== alpha ==
Design systolic_array, start of the top module:
module systolic_array #(
  parameter integer ARRAY_N               = 4,
  parameter integer ARRAY_M               = 2,
  parameter integer PMAX                  = 8,
  parameter integer PMIN                  = 2,
  parameter integer ACT_WIDTH             = ARRAY_N * PMAX * (PMAX/PMIN),
  parameter integer WGT_WIDTH             = ARRAY_M * ARRAY_N * PMAX * (PMAX/PMIN),
  parameter integer ACCUMULATOR_WIDTH     = 4 * PMAX,
  parameter integer OUT_WIDTH             = ARRAY_M * ACCUMULATOR_WIDTH,
  parameter integer MODE_WIDTH            = $clog2(PMAX/PMIN) * 2
) (
  input  wire                               clk,
  input  wire                               reset,
  input  wire                               out_valid,
  input  wire                               acc_clear,
  input  wire        [ ACT_WIDTH  -1 : 0 ]  activation_in,
  input  wire        [ WGT_WIDTH  -1 : 0 ]  weight_in,
  input  wire        [ MODE_WIDTH -1 : 0 ]  mode,
  output wire        [ OUT_WIDTH  -1 : 0 ]  activation_out,
  output wire                               activation_valid
);
  localparam integer MULT_IN_WIDTH = PMAX * PMAX / PMIN;
  localparam integer MULT_OUT_WIDTH = 2 * PMAX;
  localparam integer ADDER_OUT_WIDTH = 2 * PMAX + $clog2(ARRAY_N);
  localparam integer SYSTOLIC_OUT_WIDTH = ADDER_OUT_WIDTH * ARRAY_M;
  wire        [ OUT_WIDTH          -1 : 0 ]  accumulator_out;
  wire        [ SYSTOLIC_OUT_WIDTH -1 : 0 ]  systolic_out;
  wire        [ ARRAY_M            -1 : 0 ]  systolic_out_valid;
  wire        [ ARRAY_M            -1 : 0 ]  _systolic_out_valid;
  wire        [ ARRAY_M            -1 : 0 ]  systolic_acc_clear;
  wire        [ ARRAY_M            -1 : 0 ]  _systolic_acc_clear;
  genvar n, m;
  generate
  for (m=0; m<ARRAY_M; m=m+1)
  begin: LOOP_INPUT_FORWARD
    for (n=0; n<ARRAY_N; n=n+1)
    begin: LOOP_OUTPUT_FORWARD
  ...
clock: 8.61 ns
lec_check: 0
cap_margin: 20
core_margin: 2
core_utilization: 58
slew_margin: 20
run.sh (not shown) runs the stock make flow with config.mk's settings and CLKGATE_MAP_FILE=.
STATUS run=alpha STAGES=ALL_DONE FINAL_CHECKS=FAILED CAUSE=setup timing
Input-level comparison between beta and alpha:
- a change of CORE_UTILIZATION from 58 to 62
- a change of the clock period (ns, I/O delays scaled along) from 8.61 to 9.12
--- outcome ---
Compared with alpha, beta shows a higher share of final layout cell area taken by clock buffers and inverters.
beta against alpha: sequential share of layout area closely matched the old numbers; relative area change from synthesis to final layout decreased by 0.62 points relative to the old numbers.
| beta | all stages done | FAIL | setup timing |
Summary of beta over alpha: cell count fell by 1.8%, number of inserted diodes has increased, setup slack after layout increased 0.21 ns.
> inputs changed (beta -> gamma)
- changing CORE_UTILIZATION from 62 to 40
- changing the clock period (ns, I/O delays scaled along) from 9.12 to 11.0
### Flow results
gamma closes out successfully: all stages finished, all timing, DRC and antenna checks passed.
After detailed routing, beta needs more wire than gamma.
Global-route usage over all layers was lower in the run labelled gamma.
Diff beta -> gamma: flop-to-flop setup slack rose 1.21 ns; layout buffering overhead excluding clock cells now sits lower; first-iteration DRC count fell 36%.
Between beta and gamma, the per-instance average area after synthesis figures differ only marginally.
--- input diff gamma..delta ---
- the clock period (ns, I/O delays scaled along) now 10.9, was 11.0
--- outcome ---
- Relative to gamma, the non-clock buffer count of delta is higher by 259.
- Clock-buffer cell count ended up about 10% lower on delta than on gamma.
- Reported for delta and gamma, total number of tap cells turned out identical to the last digit.
- Compared with gamma, in delta worst endpoint required time lower, all-layer global routing usage +1.1 points, global-route met1 utilization -0.19 points.
- Taking gamma as 1.0, delta lands at 0.69 on maximum number of pins on one net before global-route repair.
- The area growth from synthesis to layout reported for delta is greater than that of gamma by 2.9 points.
The inputs of epsilon differ from those of delta as listed below.
- changing CORE_UTILIZATION from 40 to 66
- setting CTS_CLUSTER_SIZE to 35 for the first time
- setting SETUP_SLACK_MARGIN to 1.05 for the first time
- changing the clock period (ns, I/O delays scaled along) from 10.9 to 10.6
### Flow results
The log for epsilon ends in global routing (5_1_grt) with error ODB-0269, so the run never completed.
Comparing delta with epsilon, the area after synthesis came out essentially unchanged.
Reported for epsilon and delta, total clock sinks turned out identical to the last digit.
Of epsilon and delta, it is epsilon that has the higher final estimated routing congestion in global placement.
Looking at core utilization at floorplan across epsilon and delta, the one that comes out lower is delta.
epsilon -> delta: yosys synthesis chip area flat
Total CTS buffers of epsilon falls short of that of delta by a little under 10%.
Sort epsilon and delta by placed standard-cell area asc -> top: epsilon
The count of placed standard cells including taps in epsilon sits 7.7% below the value recorded for delta.
For die height, dividing the value from epsilon by the value from delta gives 0.78.
Summary of the comparison: chip footprint is lower in epsilon, relative to delta.

---

Setup of lane 1:
Starting RTL as in the previous note.
## systolic_array
module systolic_array #(
  parameter integer ARRAY_N               = 4,
  parameter integer ARRAY_M               = 2,
  parameter integer PMAX                  = 8,
  parameter integer PMIN                  = 2,
  parameter integer ACT_WIDTH             = ARRAY_N * PMAX * (PMAX/PMIN),
  parameter integer WGT_WIDTH             = ARRAY_M * ARRAY_N * PMAX * (PMAX/PMIN),
  parameter integer ACCUMULATOR_WIDTH     = 4 * PMAX,
  parameter integer OUT_WIDTH             = ARRAY_M * ACCUMULATOR_WIDTH,
  parameter integer MODE_WIDTH            = $clog2(PMAX/PMIN) * 2
) (
  input  wire                               clk,
  input  wire                               reset,
  input  wire                               out_valid,
  input  wire                               acc_clear,
  input  wire        [ ACT_WIDTH  -1 : 0 ]  activation_in,
  input  wire        [ WGT_WIDTH  -1 : 0 ]  weight_in,
  input  wire        [ MODE_WIDTH -1 : 0 ]  mode,
  output wire        [ OUT_WIDTH  -1 : 0 ]  activation_out,
  output wire                               activation_valid
);
Settings: LEC_CHECK=0, CAP_MARGIN=20, CORE_ASPECT_RATIO=0.64, CORE_MARGIN=2, CORE_UTILIZATION=60, CTS_CLUSTER_SIZE=61, MAX_ROUTING_LAYER=met4, PLACE_DENSITY_LB_ADDON=0.02, SETUP_SLACK_MARGIN=0.42, SLEW_MARGIN=35, TNS_END_PERCENT=5; clock period 6.04 ns.
From the logs: lane 1 reached the end of the flow and failed the layout checks with setup timing.
diff inputs: lane 1 => lane 2
Settings: a deleted CTS_CLUSTER_SIZE that had been 61; a change of CORE_UTILIZATION from 60 to 67; a deleted SETUP_SLACK_MARGIN that had been 0.42; a change of SLEW_MARGIN from 35 to 20; a deleted CORE_ASPECT_RATIO that had been 0.64; a deleted MAX_ROUTING_LAYER that had been met4; a deleted PLACE_DENSITY_LB_ADDON that had been 0.02; a deleted TNS_END_PERCENT that had been 5; a change of the clock period (ns, I/O delays scaled along) from 6.04 to 9.73.
- Lane 2 terminated abnormally: global routing reported GRT-0232.
- Diff lane 1 -> lane 2 | number of clock buffers inserted by TritonCTS | up by more than 10%
- Comparing lane 1 and lane 2, die height is higher on lane 2.
- Half-perimeter wire length of the detailed placement result (lower): lane 1
- In the flow results for lane 1 and lane 2, the chip width is smaller on lane 2.
- Lane 2 vs lane 1: placed instance area down slightly
- In the flow results for lane 1 and lane 2, the total instance count after detailed placement is smaller on lane 2.
- Compare lane 1 and lane 2 | worst setup timing slack at the placement stage higher: lane 2
